==> inputs of run F <==
// alu
module alu(
	output reg[16 - 1:0] 		data_out,
	output reg 						  		valid_out,
	output reg							  		cmd_out,
	input [16 - 1:0] 			data_in,
	input 							  			valid_in,
	input 							  			cmd_in,
	output reg 									 	amm_read,
	output reg[8 - 1:0] 		amm_address,
	input [8 - 1:0] 			amm_readdata,
	input 									 			amm_waitrequest,
	input[1:0] 							 			amm_response,
	input clk,
	input rst_n
	);
	localparam ST_READ_HEAD = 3'h0, ST_READ_PAYLOAD = 3'h1, ST_DECODE = 3'h2, ST_OP_CODE = 3'h3,
	           ST_ERROR = 3'h4, ST_SEND = 3'h5, ST_SEND2 = 3'h6;
	reg[7:0] date[63:0];
	reg      is_addr[63:0];
	reg[5:0] numar_val;
	reg[5:0] i;
	reg[3:0] operatie;
	reg[2:0] state;
	reg[11:0] rez;
	reg       err;
	wire[5:0] last = numar_val - 6'd1;
	wire[7:0] cur  = date[i];
	reg[11:0] rez_next;
	reg       op_err;
	always @(*) begin
		rez_next = rez;
		op_err   = 1'b0;
		case(operatie)
			4'd0: rez_next = rez + {4'h0, cur};
			4'd1: rez_next = (i == 6'd0) ? {4'h0, cur} : (rez & {4'h0, cur});
			4'd2: rez_next = rez | {4'h0, cur};
			4'd3: rez_next = rez ^ {4'h0, cur};
			4'd4: if(numar_val == 6'd1) rez_next = {4'h0, ~cur}; else op_err = 1'b1;
			4'd5: if(numar_val == 6'd1) rez_next = {4'h0, cur} + 12'd1; else op_err = 1'b1;
			4'd6: if(numar_val == 6'd1) rez_next = {4'h0, cur} - 12'd1; else op_err = 1'b1;
			4'd7: if(numar_val == 6'd1) rez_next = {4'h0, 8'd0 - cur}; else op_err = 1'b1;
			4'd8: if(numar_val == 6'd2) rez_next = {4'h0, date[0] >> date[1]}; else op_err = 1'b1;
			4'd9: if(numar_val == 6'd2) rez_next = {4'h0, date[0] << date[1]}; else op_err = 1'b1;
			default: op_err = 1'b1;
		endcase
	end
	always @(posedge clk) begin
		if(!rst_n) begin
			state     <= ST_READ_HEAD;
			valid_out <= 1'b0;
			cmd_out   <= 1'b0;
			data_out  <= 0;
  ...
Settings: LEC_CHECK=0, CAP_MARGIN=0, CORE_MARGIN=2, CORE_UTILIZATION=72, CTS_CLUSTER_DIAMETER=360, CTS_CLUSTER_SIZE=42, SETUP_SLACK_MARGIN=-0.14, SLEW_MARGIN=20; clock period 2.01 ns.
run.sh (not shown) runs the stock make flow with config.mk's settings and CLKGATE_MAP_FILE=.
==> run C: changes against run F <==
ABC_AREA = 1   (was unset)
CAP_MARGIN = 20   (was 0)
CORE_UTILIZATION = 69   (was 72)
CTS_CLUSTER_DIAMETER = unset   (was 360)
CTS_CLUSTER_SIZE = unset   (was 42)
SETUP_SLACK_MARGIN = 0.62   (was -0.14)
TNS_END_PERCENT = 5   (was unset)
==> flow/constraint.sdc (replaced) <==
create_clock -name core_clock -period 2.74 [get_ports {clk}]
set_input_delay 0.5480 -clock core_clock [delete_from_list [all_inputs] [get_ports {clk}]]
set_output_delay 0.5480 -clock core_clock [all_outputs]
set_load 0.01 [all_outputs]
==> impl_metrics.csv <==
group,metric,value,unit
floorplanning,rows,71,
outcome,failed_stage,"5_1_grt",
clock_network,cts-resized-gates,267,
outcome,outcome,"stopped before the end",
outcome,stop_error,"[ERROR GRT-0232] Routing congestion too high. Check the congestion heatmap in the GUI.",
Source of the figures above: run F

==> impl_metrics.csv <==
group,metric,value,unit
outcome,so.violations,"negative setup slack",
synthesis,netlist-cell-type-count,49,
clock_network,cts-resized-gates,113,
cells_and_area,bufAreaShareNonClock,12.9,%
timing,timing.final.ws_setup,-1.04,ns
timing,setup_viol,1188,
outcome,outcome,"finished with violations",
floorplanning,rows,74,
Source of the figures above: run C



==> build 27 <==
==> flow/design.v <==
module alu(
	output reg[16 - 1:0] 		data_out,
	output reg 						  		valid_out,
	output reg							  		cmd_out,
	input [16 - 1:0] 			data_in,
	input 							  			valid_in,
	input 							  			cmd_in,
	output reg 									 	amm_read,
	output reg[8 - 1:0] 		amm_address,
	input [8 - 1:0] 			amm_readdata,
	input 									 			amm_waitrequest,
	input[1:0] 							 			amm_response,
	input clk,
	input rst_n
	);
	localparam ST_READ_HEAD = 3'h0, ST_READ_PAYLOAD = 3'h1, ST_DECODE = 3'h2, ST_OP_CODE = 3'h3,
	           ST_ERROR = 3'h4, ST_SEND = 3'h5, ST_SEND2 = 3'h6;
	reg[7:0] date[63:0];
	reg      is_addr[63:0];
	reg[5:0] numar_val;
	reg[5:0] i;
	reg[3:0] operatie;
	reg[2:0] state;
	reg[11:0] rez;
	reg       err;
	wire[5:0] last = numar_val - 6'd1;
	wire[7:0] cur  = date[i];
	reg[11:0] rez_next;
	reg       op_err;
	always @(*) begin
		rez_next = rez;
		op_err   = 1'b0;
		case(operatie)
			4'd0: rez_next = rez + {4'h0, cur};
			4'd1: rez_next = (i == 6'd0) ? {4'h0, cur} : (rez & {4'h0, cur});
			4'd2: rez_next = rez | {4'h0, cur};
			4'd3: rez_next = rez ^ {4'h0, cur};
			4'd4: if(numar_val == 6'd1) rez_next = {4'h0, ~cur}; else op_err = 1'b1;
			4'd5: if(numar_val == 6'd1) rez_next = {4'h0, cur} + 12'd1; else op_err = 1'b1;
			4'd6: if(numar_val == 6'd1) rez_next = {4'h0, cur} - 12'd1; else op_err = 1'b1;
			4'd7: if(numar_val == 6'd1) rez_next = {4'h0, 8'd0 - cur}; else op_err = 1'b1;
			4'd8: if(numar_val == 6'd2) rez_next = {4'h0, date[0] >> date[1]}; else op_err = 1'b1;
			4'd9: if(numar_val == 6'd2) rez_next = {4'h0, date[0] << date[1]}; else op_err = 1'b1;
			default: op_err = 1'b1;
		endcase
	end
	always @(posedge clk) begin
		if(!rst_n) begin
			state     <= ST_READ_HEAD;
			valid_out <= 1'b0;
			cmd_out   <= 1'b0;
			data_out  <= 0;
			amm_read  <= 1'b0;
			amm_address <= 0;
			i         <= 0;
			numar_val <= 0;
			operatie  <= 0;
			rez       <= 0;
			err       <= 1'b0;
		end
		else begin
			case(state)
				ST_READ_HEAD: begin
					valid_out <= 1'b0;
					cmd_out   <= 1'b0;
					i         <= 0;
					err       <= 1'b0;
					if(valid_in && cmd_in) begin
						numar_val <= data_in[5:0];
						operatie  <= data_in[11:8];
						if(data_in[5:0] == 6'd0)
							state <= ST_ERROR;
						else
							state <= ST_READ_PAYLOAD;
					end
				end
				ST_READ_PAYLOAD: begin
					if(valid_in) begin
						date[i]    <= data_in[7:0];
						is_addr[i] <= data_in[8];
						i <= i + 6'd1;
						if(i == last) begin
							i     <= 0;
							state <= ST_DECODE;
						end
					end
				end
				ST_DECODE: begin  
					if(is_addr[i]) begin
						if(!amm_read) begin
							amm_read    <= 1'b1;
							amm_address <= cur;
						end
						else if(!amm_waitrequest) begin
							amm_read <= 1'b0;
							if(amm_response != 2'b00)
								state <= ST_ERROR;
							else begin
								date[i]    <= amm_readdata;
								is_addr[i] <= 1'b0;
								i <= i + 6'd1;
								if(i == last) begin
									i     <= 0;
									rez   <= 0;
									state <= ST_OP_CODE;
								end
							end
						end
					end
					else begin
						i <= i + 6'd1;
						if(i == last) begin
							i     <= 0;
							rez   <= 0;
							state <= ST_OP_CODE;
						end
					end
				end
				ST_OP_CODE: begin  
					rez <= rez_next;
					i   <= i + 6'd1;
					if(op_err)
						state <= ST_ERROR;
					else if(i == last)
						state <= ST_SEND;
				end
				ST_ERROR: begin
					rez   <= 12'hbad;
					err   <= 1'b1;
					state <= ST_SEND;
				end
				ST_SEND: begin
					data_out  <= {11'h0, err, operatie};
					valid_out <= 1'b1;
					cmd_out   <= 1'b1;
					state     <= ST_SEND2;
				end
				ST_SEND2: begin
					data_out <= {4'h0, rez};
					cmd_out  <= 1'b0;
					state    <= ST_READ_HEAD;
				end
				default: state <= ST_READ_HEAD;
			endcase
		end
	end
endmodule
==> flow/run.sh <==
#!/bin/bash
# the make line also repeats each setting of config.mk as NAME=value (left out here)
make -C /OpenROAD-flow-scripts/flow DESIGN_CONFIG=/design/flow/config.mk WORK_HOME=/design/flow/orfs CLKGATE_MAP_FILE= finish
==> flow/config.mk <==
export PLATFORM = sky130hd
export DESIGN_NAME = alu
export DESIGN_NICKNAME = alu
export VERILOG_FILES = /design/flow/design.v
export SDC_FILE = /design/flow/constraint.sdc
export NUM_CORES = 4
export LEC_CHECK = 0
export CAP_MARGIN = 20
export CELL_PAD_IN_SITES_DETAIL_PLACEMENT = 2
export CORE_ASPECT_RATIO = 0.62
export CORE_MARGIN = 5
export CORE_UTILIZATION = 40
export CTS_CLUSTER_SIZE = 47
export MAX_ROUTING_LAYER = met5
export SLEW_MARGIN = 40
export TNS_END_PERCENT = 35
==> flow/constraint.sdc <==
create_clock -name core_clock -period 5.0 [get_ports {clk}]
set_input_delay 1.0000 -clock core_clock [delete_from_list [all_inputs] [get_ports {clk}]]
set_output_delay 1.0000 -clock core_clock [all_outputs]
set_load 0.01 [all_outputs]
==> inputs of trial 29, as changes to build 27 <==
CELL_PAD_IN_SITES_DETAIL_PLACEMENT = default   (was 2)
CORE_ASPECT_RATIO = default   (was 0.62)
CORE_MARGIN = 2   (was 5)
CTS_CLUSTER_SIZE = default   (was 47)
MAX_ROUTING_LAYER = default   (was met5)
SETUP_SLACK_MARGIN = 0.44   (was default)
SLEW_MARGIN = 20   (was 40)
TNS_END_PERCENT = default   (was 35)
==> flow/constraint.sdc (replaced) <==
create_clock -name core_clock -period 4.78 [get_ports {clk}]
set_input_delay 0.9560 -clock core_clock [delete_from_list [all_inputs] [get_ports {clk}]]
set_output_delay 0.9560 -clock core_clock [all_outputs]
set_load 0.01 [all_outputs]
==> notes <==
- Build 27 ran to the end with no violations. Trial 29 ran to the end with no violations.
- Between trial 29 and build 27, the lower clock skew is in build 27 (gap 0.0041 ns).
- Design area: trial 29 is higher than build 27 (about 1.5%).
- Between build 27 and trial 29, the lower wire length is in trial 29 (gap 33%, measured against trial 29).
- Cell count is about the same in build 27 and trial 29.
- Between trial 29 and build 27, the lower hold slack is in trial 29 (gap 0.0037 ns).
- Between trial 29 and build 27, the lower register-to-register slack is in build 27 (gap 0.29 ns).
- Against build 27, the utilization of trial 29 is higher by 0.99 points.
- Of build 27 and trial 29, build 27 has the higher first-iteration DRC count (gap about 65%, measured against trial 29).
